==> run X <==
==> flow/design.v (excerpt) <==
module  fir(
	input clk,
	input rst_n,			
	input enable,
	input [2:0] tap,		 
	input [15:0] data_in,		
	output [17:0] data_out,		
	output complete
);
export LEC_CHECK = 0
export ABC_AREA = 0
export CAP_MARGIN = 25
export CELL_PAD_IN_SITES_DETAIL_PLACEMENT = 1
export CELL_PAD_IN_SITES_GLOBAL_PLACEMENT = 3
export CORE_ASPECT_RATIO = 1.9
export CORE_MARGIN = 2
export CORE_UTILIZATION = 34
export CTS_CLUSTER_DIAMETER = 327
export CTS_CLUSTER_SIZE = 17
export GPL_ROUTABILITY_DRIVEN = 0
export HOLD_SLACK_MARGIN = 0.13
export MAX_ROUTING_LAYER = met4
export SETUP_SLACK_MARGIN = 0.35
export SLEW_MARGIN = 35
export TNS_END_PERCENT = 90
create_clock -name core_clock -period 4.0 [get_ports {clk}]
run.sh (not shown) runs the stock make flow with config.mk's settings and CLKGATE_MAP_FILE=.
==> run D: changes against run X <==
==> flow/config.mk (replaced) <==
export PLATFORM = sky130hd
export DESIGN_NAME = fir
export DESIGN_NICKNAME = fir
export VERILOG_FILES = /design/flow/design.v
export SDC_FILE = /design/flow/constraint.sdc
export NUM_CORES = 4
export LEC_CHECK = 0
export ABC_AREA = 1
export CAP_MARGIN = 20
export CORE_MARGIN = 2
export CORE_UTILIZATION = 70
export CTS_CLUSTER_SIZE = 25
export SLEW_MARGIN = 20
==> flow/constraint.sdc (replaced) <==
create_clock -name core_clock -period 2.56 [get_ports {clk}]
set_input_delay 0.5120 -clock core_clock [delete_from_list [all_inputs] [get_ports {clk}]]
set_output_delay 0.5120 -clock core_clock [all_outputs]
set_load 0.01 [all_outputs]
==> run C: changes against run X <==
==> flow/config.mk (replaced) <==
export PLATFORM = sky130hd
export DESIGN_NAME = fir
export DESIGN_NICKNAME = fir
export VERILOG_FILES = /design/flow/design.v
export SDC_FILE = /design/flow/constraint.sdc
export NUM_CORES = 4
export LEC_CHECK = 0
export CAP_MARGIN = 20
export CORE_MARGIN = 2
export CORE_UTILIZATION = 40
export SLEW_MARGIN = 20
==> flow/constraint.sdc (replaced) <==
create_clock -name core_clock -period 3.56 [get_ports {clk}]
set_input_delay 0.7120 -clock core_clock [delete_from_list [all_inputs] [get_ports {clk}]]
set_output_delay 0.7120 -clock core_clock [all_outputs]
set_load 0.01 [all_outputs]
==> run P: changes against run X <==
==> flow/config.mk (replaced) <==
export PLATFORM = sky130hd
export DESIGN_NAME = fir
export DESIGN_NICKNAME = fir
export VERILOG_FILES = /design/flow/design.v
export SDC_FILE = /design/flow/constraint.sdc
export NUM_CORES = 4
export LEC_CHECK = 0
export ABC_AREA = 1
export CAP_MARGIN = 0
export CELL_PAD_IN_SITES_DETAIL_PLACEMENT = 0
export CORE_MARGIN = 2
export CORE_UTILIZATION = 72
export GPL_ROUTABILITY_DRIVEN = 0
export GPL_TIMING_DRIVEN = 1
export MAX_ROUTING_LAYER = met4
export PLACE_DENSITY = 0.65
export SETUP_SLACK_MARGIN = -0.41
export SLEW_MARGIN = 0
==> flow/constraint.sdc (replaced) <==
create_clock -name core_clock -period 4.33 [get_ports {clk}]
set_input_delay 0.8660 -clock core_clock [delete_from_list [all_inputs] [get_ports {clk}]]
set_output_delay 0.8660 -clock core_clock [all_outputs]
set_load 0.01 [all_outputs]
==> GITHUB_STEP_SUMMARY <==
## Synthesis and layout report

| Metric | Value |
|---|---|
| Synth Area in XOR/XNOR | 0.0258 |
| Final setup fails | 16 |
| Mapped Cells | 2253 |
| Worst path required time | 3.01 ns |
| Vias in the first global route | 16800 |
| Status | finished with violations |
| Clock buf count | 42 |
| Multi-input gates | 1685 |
| DR vias | 17700 |
| Hold-fix buffers, CTS | 1 |
| VDD IR max | 1.03 mV |
| Setup ws final | -0.684 ns |
| Layout Check Failures | negative setup slack |
| Switch share | 0.487 |
(the above is from run D)
==> GITHUB_STEP_SUMMARY <==
## Synthesis and layout report

| Metric | Value |
|---|---|
| Multi-input gates | 1059 |
| Hold-fix buffers, CTS | 0 |
| Clock buf count | 19 |
| Status | timing/DRC/antenna clean |
| Worst path required time | 4.42 ns |
| Synth Area in XOR/XNOR | 0.0592 |
| Mapped Cells | 1406 |
| Final setup fails | 0 |
| Setup ws final | 0.292 ns |
| Tapcells | 540 |
| Post-CTS Repair Setup Buffers | 9 |
| Vias in the first global route | 11500 |
| Switch share | 0.448 |
| FILL cells | 4840 |
| DR vias | 10500 |
| VDD IR max | 0.428 mV |
(the above is from run X)
==> GITHUB_STEP_SUMMARY <==
## Synthesis and layout report

| Metric | Value |
|---|---|
| Status | finished with violations |
| Layout Check Failures | negative setup slack |
| Worst path required time | 4.01 ns |
| Setup ws final | -0.00939 ns |
| Synth Area in XOR/XNOR | 0.0592 |
| Vias in the first global route | 10500 |
| Final setup fails | 3 |
| VDD IR max | 0.465 mV |
(the above is from run C)
==> GITHUB_STEP_SUMMARY <==
## Synthesis and layout report

| Metric | Value |
|---|---|
| Final setup fails | 0 |
| Status | timing/DRC/antenna clean |
| Worst path required time | 4.78 ns |
| Setup ws final | 1.10 ns |
| Switch share | 0.459 |
| Synth Area in XOR/XNOR | 0.0258 |
| Max-area cell class | logic gates |
| VDD IR max | 0.454 mV |
| Mapped Cells | 2253 |
| Multi-input gates | 1685 |
| DR vias | 15200 |
| Hold-fix buffers, CTS | 0 |
(the above is from run P)
